Setup of job 3476:
Design my_top_architecture, start of the top module:
module my_top_architecture (
    input clock,
    input resetn,
    input tunning,  
    input mode_switch,  
    input increment_button,  
    output wire [47:0] segment_out
);
Size in the first run: ~170 flip-flops, roughly 53 I/O pins, ~0.023 mm² of cells after synthesis.
Settings: LEC_CHECK=0, CAP_MARGIN=40, CORE_MARGIN=2, CORE_UTILIZATION=66, CTS_CLUSTER_DIAMETER=220, SETUP_SLACK_MARGIN=3.18, SLEW_MARGIN=20, TNS_END_PERCENT=10; clock period 12.1 ns.
run.sh (not shown) runs the stock make flow with config.mk's settings and CLKGATE_MAP_FILE=.
Every stage of job 3476 finished as expected; the final checks, on the other hand, flagged negative setup slack, which means the layout fails.
The inputs of job 1367 differ from those of job 3476 as listed below.
# job 3476
export LEC_CHECK = 0
export CAP_MARGIN = 40
export CORE_MARGIN = 2
export CORE_UTILIZATION = 66
export CTS_CLUSTER_DIAMETER = 220
export SETUP_SLACK_MARGIN = 3.18
export SLEW_MARGIN = 20
export TNS_END_PERCENT = 10
create_clock -name core_clock -period 12.1 [get_ports {clock}]
# job 1367
export LEC_CHECK = 0
export CAP_MARGIN = 20
export CORE_MARGIN = 2
export CORE_UTILIZATION = 65
export PLACE_DENSITY = 0.6
export SLEW_MARGIN = 20
create_clock -name core_clock -period 10.3 [get_ports {clock}]
[summary]
- Job 1367 failed in global routing with DPL-0038.
- On combined area of all synthesized cells, job 1367 and job 3476 are neck and neck.
- Compared with job 3476, job 1367 shows a higher weighted congestion reported at the end of routability-driven placement.
- Compared with job 3476, job 1367 shows a post-cts sizing count that is 147 higher.
- Row share of the core filled by cells before placement: job 1367 lower / job 3476 higher
> inputs changed (job 1367 -> job 8326)
# job 1367
export LEC_CHECK = 0
export CAP_MARGIN = 20
export CORE_MARGIN = 2
export CORE_UTILIZATION = 65
export PLACE_DENSITY = 0.6
export SLEW_MARGIN = 20
create_clock -name core_clock -period 10.3 [get_ports {clock}]
# job 8326
export LEC_CHECK = 0
export ABC_AREA = 1
export CAP_MARGIN = 20
export CORE_MARGIN = 2
export CORE_UTILIZATION = 72
export CTS_CLUSTER_DIAMETER = 98
export PLACE_DENSITY = 0.6
export SLEW_MARGIN = 20
create_clock -name core_clock -period 10.3 [get_ports {clock}]
Run status, job 8326: aborted in global routing, error DPL-0038
Job 8326 against job 1367: placer's final routability congestion estimate shows a reduction of 0.049; aoi/oai-family share of the synthesized area fell by 27 points.
Comparing the two runs side by side, job 8326 comes out ahead of job 1367 on worst-case setup slack after placement.
> inputs changed (job 8326 -> job 4869)
# job 8326
export LEC_CHECK = 0
export ABC_AREA = 1
export CAP_MARGIN = 20
export CORE_MARGIN = 2
export CORE_UTILIZATION = 72
export CTS_CLUSTER_DIAMETER = 98
export PLACE_DENSITY = 0.6
export SLEW_MARGIN = 20
create_clock -name core_clock -period 10.3 [get_ports {clock}]
# job 4869
export LEC_CHECK = 0
export CAP_MARGIN = 20
export CORE_MARGIN = 2
export CORE_UTILIZATION = 40
export PLACE_DENSITY = 0.6
export SLEW_MARGIN = 20
create_clock -name core_clock -period 14.4 [get_ports {clock}]
Diff job 8326 -> job 4869: placeable core region up 0.034 mm², area fraction in full adders, half adders and majority gates down 0.58 points, post-placement worst setup slack up 1.60 ns.
Both conditions hold for job 4869: the flow ran to the end and the final layout passed the timing, design-rule and antenna checks.
Job 4869 ended with more synthesized-area fraction occupied by xor and xnor cells than job 8326.
On number of different library cells in the post-synthesis netlist: job 4869 sits above job 8326.
Cmp job 4869 and job 8326 / area of the synthesized netlist per yosys stat / lower: job 8326
Lower die extent in y among job 4869 and job 8326: job 8326
Looking at area after synthesis, job 4869 sits above job 8326.
Looking only at instance area at placement, and setting everything else aside, the lower value of job 4869 and job 8326 goes to job 8326.

Setup of ember:
The RTL this note starts from:
==> flow/design.v <==
module edge_detector (
    input clock,
    input resetn,
    input increment_button,
    input tunning,
    output reg increment_signal
);
reg increment_button_prev;
reg reset_delay;  
always @(posedge clock or negedge resetn) begin
    if (!resetn) begin
        increment_button_prev <= 0;
        increment_signal <= 0;
        reset_delay <= 1'b1;  
    end else begin
        if (reset_delay != 1'b0) begin
            reset_delay <= reset_delay - 1'b1;
            increment_signal <= 0;  
        end else begin
            if (!increment_button_prev && increment_button && tunning) begin
                increment_signal <= 1;  
            end else begin
                increment_signal <= 0;  
            end
        end
        increment_button_prev <= increment_button;  
    end
end
endmodule
module my_counter #
(
    parameter counter_size = 31,
    parameter counter_limit = 32'd50000000
)
(
    input clock,
    input resetn,
    input enable,
    output reg [counter_size:0] counter
);
always @ (posedge clock or negedge resetn)
begin
    if (resetn == 1'b0) begin
        counter <= 'b0;
    end
    else begin
        if (enable == 1'b1) begin
            if (counter == counter_limit) begin
                counter <= 'b0;
            end
            else begin
                counter <= counter + 1'b1;
            end    
        end
        else begin
            counter <= counter;
        end
    end
end
endmodule
module my_signal_pulse #(
	parameter signal_period_one = 32'd50000000
)
(
input clock,
input resetn,
input [31:0] counter, 
output reg signal_gen
);
always @ (posedge clock or negedge resetn)
begin
  if(resetn == 1'b0) begin
    signal_gen <= 1'b0;
   end  
   else begin
	if(counter == signal_period_one) begin
		signal_gen <= 1'b1;
	end
	else begin
		signal_gen <= 1'b0;
	end
   end 
end
endmodule
module my_decoder (
    input clock,
    input resetn,
    input [31:0] seconds_in,
    input [31:0] minutes_in,
    input [31:0] hours_in,
    output reg [47:0] segment_out  
);
function [7:0] digit_to_segment;
    input [3:0] digit;
    case (digit)
        4'd0: digit_to_segment = 8'b11000000;  
        4'd1: digit_to_segment = 8'b11111001;  
        4'd2: digit_to_segment = 8'b10100100;  
        4'd3: digit_to_segment = 8'b10110000;  
        4'd4: digit_to_segment = 8'b10011001;  
        4'd5: digit_to_segment = 8'b10010010;  
        4'd6: digit_to_segment = 8'b10000010;  
        4'd7: digit_to_segment = 8'b11111000;  
        4'd8: digit_to_segment = 8'b10000000;  
        4'd9: digit_to_segment = 8'b10010000;  
        default: digit_to_segment = 8'b11000000;  
    endcase
endfunction
always @(posedge clock or negedge resetn) begin
    if (!resetn) begin
        segment_out <= {digit_to_segment(4'd0), digit_to_segment(4'd0), digit_to_segment(4'd0),
		  digit_to_segment(4'd0), digit_to_segment(4'd0), digit_to_segment(4'd0)};  
    end else begin
        if (seconds_in < 32'd60 && minutes_in < 32'd60 && hours_in < 32'd24) begin
            segment_out[7:0]   <= digit_to_segment(seconds_in % 10);  
            segment_out[15:8]  <= digit_to_segment(seconds_in / 10);  
            segment_out[23:16] <= digit_to_segment(minutes_in % 10);  
            segment_out[31:24] <= digit_to_segment(minutes_in / 10);  
            segment_out[39:32] <= digit_to_segment(hours_in % 10);    
            segment_out[47:40] <= digit_to_segment(hours_in / 10);    
        end else begin
            segment_out <= {digit_to_segment(4'd0), digit_to_segment(4'd0), digit_to_segment(4'd0), 
				digit_to_segment(4'd0), digit_to_segment(4'd0), digit_to_segment(4'd0)}; 
        end
    end
end
endmodule
module my_top_architecture (
    input clock,
    input resetn,
    input tunning,  
    input mode_switch,  
    input increment_button,  
    output wire [47:0] segment_out
);
wire [31:0] main_counter;
wire [31:0] seconds_counter;
wire [31:0] minutes_counter;
wire [31:0] hours_counter;
wire enable_seconds_counter;
wire enable_minutes_counter;
wire enable_hours_counter;
wire increment_signal;  
edge_detector edge_detector_inst (
    .clock(clock),
    .resetn(resetn),
    .increment_button(increment_button),
    .tunning(tunning),
    .increment_signal(increment_signal)
);
my_counter #(
    .counter_size(31),
    .counter_limit(32'd999)  
) main_counter_inst (
    .clock(clock),
    .resetn(resetn),
    .enable(1'b1),  
    .counter(main_counter)
);
my_signal_pulse #(
    .signal_period_one(32'd999)  
) my_signal_pulse_inst (
    .clock(clock),
    .resetn(resetn),
    .counter(main_counter),
    .signal_gen(enable_seconds_counter)  
);
my_counter #(
    .counter_size(31),
    .counter_limit(32'd59)  
) seconds_counter_inst (
    .clock(clock),
    .resetn(resetn),
    .enable(enable_seconds_counter && !tunning),  
    .counter(seconds_counter)
);
assign enable_minutes_counter = (enable_seconds_counter && (seconds_counter == 32'd59) && !tunning);
my_counter #(
    .counter_size(31),
    .counter_limit(32'd59)
) minutes_counter_inst (
    .clock(clock),
    .resetn(resetn),
    .enable(enable_minutes_counter || (increment_signal && mode_switch)),  
    .counter(minutes_counter)
);
assign enable_hours_counter = (enable_minutes_counter && (minutes_counter == 32'd59) && !tunning);
my_counter #(
    .counter_size(31),
    .counter_limit(32'd23)  
) hours_counter_inst (
    .clock(clock),
    .resetn(resetn),
    .enable(enable_hours_counter || (increment_signal && !mode_switch)),  
    .counter(hours_counter)
);
my_decoder my_decoder_inst (
    .clock(clock),
    .resetn(resetn),
    .seconds_in(seconds_counter),
    .minutes_in(minutes_counter),
    .hours_in(hours_counter),
    .segment_out(segment_out)
);
endmodule
==> flow/config.mk <==
export PLATFORM = sky130hd
export DESIGN_NAME = my_top_architecture
export DESIGN_NICKNAME = my_top_architecture
export VERILOG_FILES = /design/flow/design.v
export SDC_FILE = /design/flow/constraint.sdc
export NUM_CORES = 4
export LEC_CHECK = 0
export ABC_AREA = 1
export CAP_MARGIN = 0
export CELL_PAD_IN_SITES_DETAIL_PLACEMENT = 2
export CORE_MARGIN = 6
export CORE_UTILIZATION = 34
export CTS_CLUSTER_SIZE = 75
export GPL_ROUTABILITY_DRIVEN = 0
export HOLD_SLACK_MARGIN = 0.15
export MAX_ROUTING_LAYER = met4
export MIN_ROUTING_LAYER = met2
export PLACE_DENSITY_LB_ADDON = 0.05
export SETUP_SLACK_MARGIN = 0.49
export SLEW_MARGIN = 5
export TNS_END_PERCENT = 20
==> flow/constraint.sdc <==
create_clock -name core_clock -period 14.4 [get_ports {clock}]
set_input_delay 2.8800 -clock core_clock [delete_from_list [all_inputs] [get_ports {clock}]]
set_output_delay 2.8800 -clock core_clock [all_outputs]
set_load 0.01 [all_outputs]
ember reached the final stage; the timing, design-rule and antenna checks on its layout passed.
Here is what was changed in the inputs of harbor compared with ember.
# ember
export LEC_CHECK = 0
export ABC_AREA = 1
export CAP_MARGIN = 0
export CELL_PAD_IN_SITES_DETAIL_PLACEMENT = 2
export CORE_MARGIN = 6
export CORE_UTILIZATION = 34
export CTS_CLUSTER_SIZE = 75
export GPL_ROUTABILITY_DRIVEN = 0
export HOLD_SLACK_MARGIN = 0.15
export MAX_ROUTING_LAYER = met4
export MIN_ROUTING_LAYER = met2
export PLACE_DENSITY_LB_ADDON = 0.05
export SETUP_SLACK_MARGIN = 0.49
export SLEW_MARGIN = 5
export TNS_END_PERCENT = 20
create_clock -name core_clock -period 14.4 [get_ports {clock}]
# harbor
export LEC_CHECK = 0
export ABC_AREA = 1
export CAP_MARGIN = 20
export CORE_MARGIN = 2
export CORE_UTILIZATION = 72
export PLACE_DENSITY = 0.6
export SLEW_MARGIN = 20
create_clock -name core_clock -period 16.5 [get_ports {clock}]
==> comparison <==
Compared with ember, harbor shows a lower count of cell instances traversed by the critical path.
From ember to harbor the numbers moved as follows: final-layout non-clock buffer area share neither gained nor lost much.
Comparing harbor and ember, instance area at placement is lower on harbor.
## Diff of input files: cedar against harbor
# harbor
export LEC_CHECK = 0
export ABC_AREA = 1
export CAP_MARGIN = 20
export CORE_MARGIN = 2
export CORE_UTILIZATION = 72
export PLACE_DENSITY = 0.6
export SLEW_MARGIN = 20
create_clock -name core_clock -period 16.5 [get_ports {clock}]
# cedar
export LEC_CHECK = 0
export ABC_AREA = 1
export CAP_MARGIN = 20
export CORE_MARGIN = 2
export CORE_UTILIZATION = 72
export PLACE_DENSITY = 0.36
export SLEW_MARGIN = 20
export TNS_END_PERCENT = 15
create_clock -name core_clock -period 8.45 [get_ports {clock}]
## What came out
Comparing harbor and cedar, the one run not ending clean was cedar.
cedar never completed, since it errored out during global routing (5_1_grt).
In the flow results for harbor and cedar, the cell count after placement is smaller on harbor.
cedar against harbor: post-CTS resize count up 175, initial core utilization was more or less identical, area fraction in and, or, nand and nor cells essentially unchanged, maximum buffer depth of the clock tree about even, per-instance average area after synthesis closely matched the old numbers.
Area of the die came out exactly the same in harbor and cedar.
Comparing detailed placer's ending HPWL for harbor and cedar, the bigger number came from cedar.
Compared with harbor, cedar shows a higher cell area reported after detailed placement.
## Diff of input files: nickel against cedar
# cedar
export LEC_CHECK = 0
export ABC_AREA = 1
export CAP_MARGIN = 20
export CORE_MARGIN = 2
export CORE_UTILIZATION = 72
export PLACE_DENSITY = 0.36
export SLEW_MARGIN = 20
export TNS_END_PERCENT = 15
create_clock -name core_clock -period 8.45 [get_ports {clock}]
# nickel
export LEC_CHECK = 0
export CAP_MARGIN = 20
export CORE_MARGIN = 2
export CORE_UTILIZATION = 24
export PLACE_DENSITY = 0.6
export SLEW_MARGIN = 20
create_clock -name core_clock -period 21.0 [get_ports {clock}]
==> comparison <==
Across cedar and nickel, a clean result was obtained everywhere but in cedar.
global routing (5_1_grt): cedar exited with error
In the flow results for cedar and nickel, the final weighted congestion in routability-driven placement is larger on cedar.
XOR/XNOR share of the synthesized area: nickel vs cedar up 2.6 points
Higher area fraction in compound gates among cedar and nickel: nickel
Looking at height of the die, nickel sits 160 microns above cedar.
Diff cedar and nickel: number of buffers added for setup after CTS lower in nickel
Setup changes, nickel to maple
# nickel
export LEC_CHECK = 0
export CAP_MARGIN = 20
export CORE_MARGIN = 2
export CORE_UTILIZATION = 24
export PLACE_DENSITY = 0.6
export SLEW_MARGIN = 20
create_clock -name core_clock -period 21.0 [get_ports {clock}]
# maple
export LEC_CHECK = 0
export CAP_MARGIN = 20
export CORE_MARGIN = 2
export CORE_UTILIZATION = 64
export PLACE_DENSITY = 0.6
export SLEW_MARGIN = 20
create_clock -name core_clock -period 14.4 [get_ports {clock}]
Notes after the runs:
Cmp maple vs nickel: setup slack lower in maple
Comparing maple against nickel, there is no change at all in number of input and output port buffers inserted.
Utilization after layout ends up lower on nickel.
Placed cell count (maple over nickel): decrease, 806
[compare] base=nickel new=maple: height of the chip moved down, post-route standard cell area excluding fillers shrank by about 4%.
Measured against maple, the wire length of nickel comes out at 1.06 times the reference value.
Sort nickel and maple by non-clock buffer count asc -> top: nickel
What quartz does differently from maple at the input level:
# maple
export LEC_CHECK = 0
export CAP_MARGIN = 20
export CORE_MARGIN = 2
export CORE_UTILIZATION = 64
export PLACE_DENSITY = 0.6
export SLEW_MARGIN = 20
create_clock -name core_clock -period 14.4 [get_ports {clock}]
# quartz
export LEC_CHECK = 0
export CAP_MARGIN = 20
export CORE_MARGIN = 2
export CORE_UTILIZATION = 36
export PLACE_DENSITY = 0.6
export SLEW_MARGIN = 20
create_clock -name core_clock -period 16.5 [get_ports {clock}]
## What came out
- quartz vs maple: wire length up in quartz
- Of the two candidates, maple has the better first-pass GRT wire length and quartz the worse one.
- Compared with maple, in quartz met3 capacity usage during global routing lost 0.62 points, signed area change from the synthesized netlist to the final layout picked up an extra 2.1 points, number of vias in the routed layout now smaller, core footprint shows an increase of 0.028 sq mm.
- quartz gives less clock-buffer cell count than maple did.
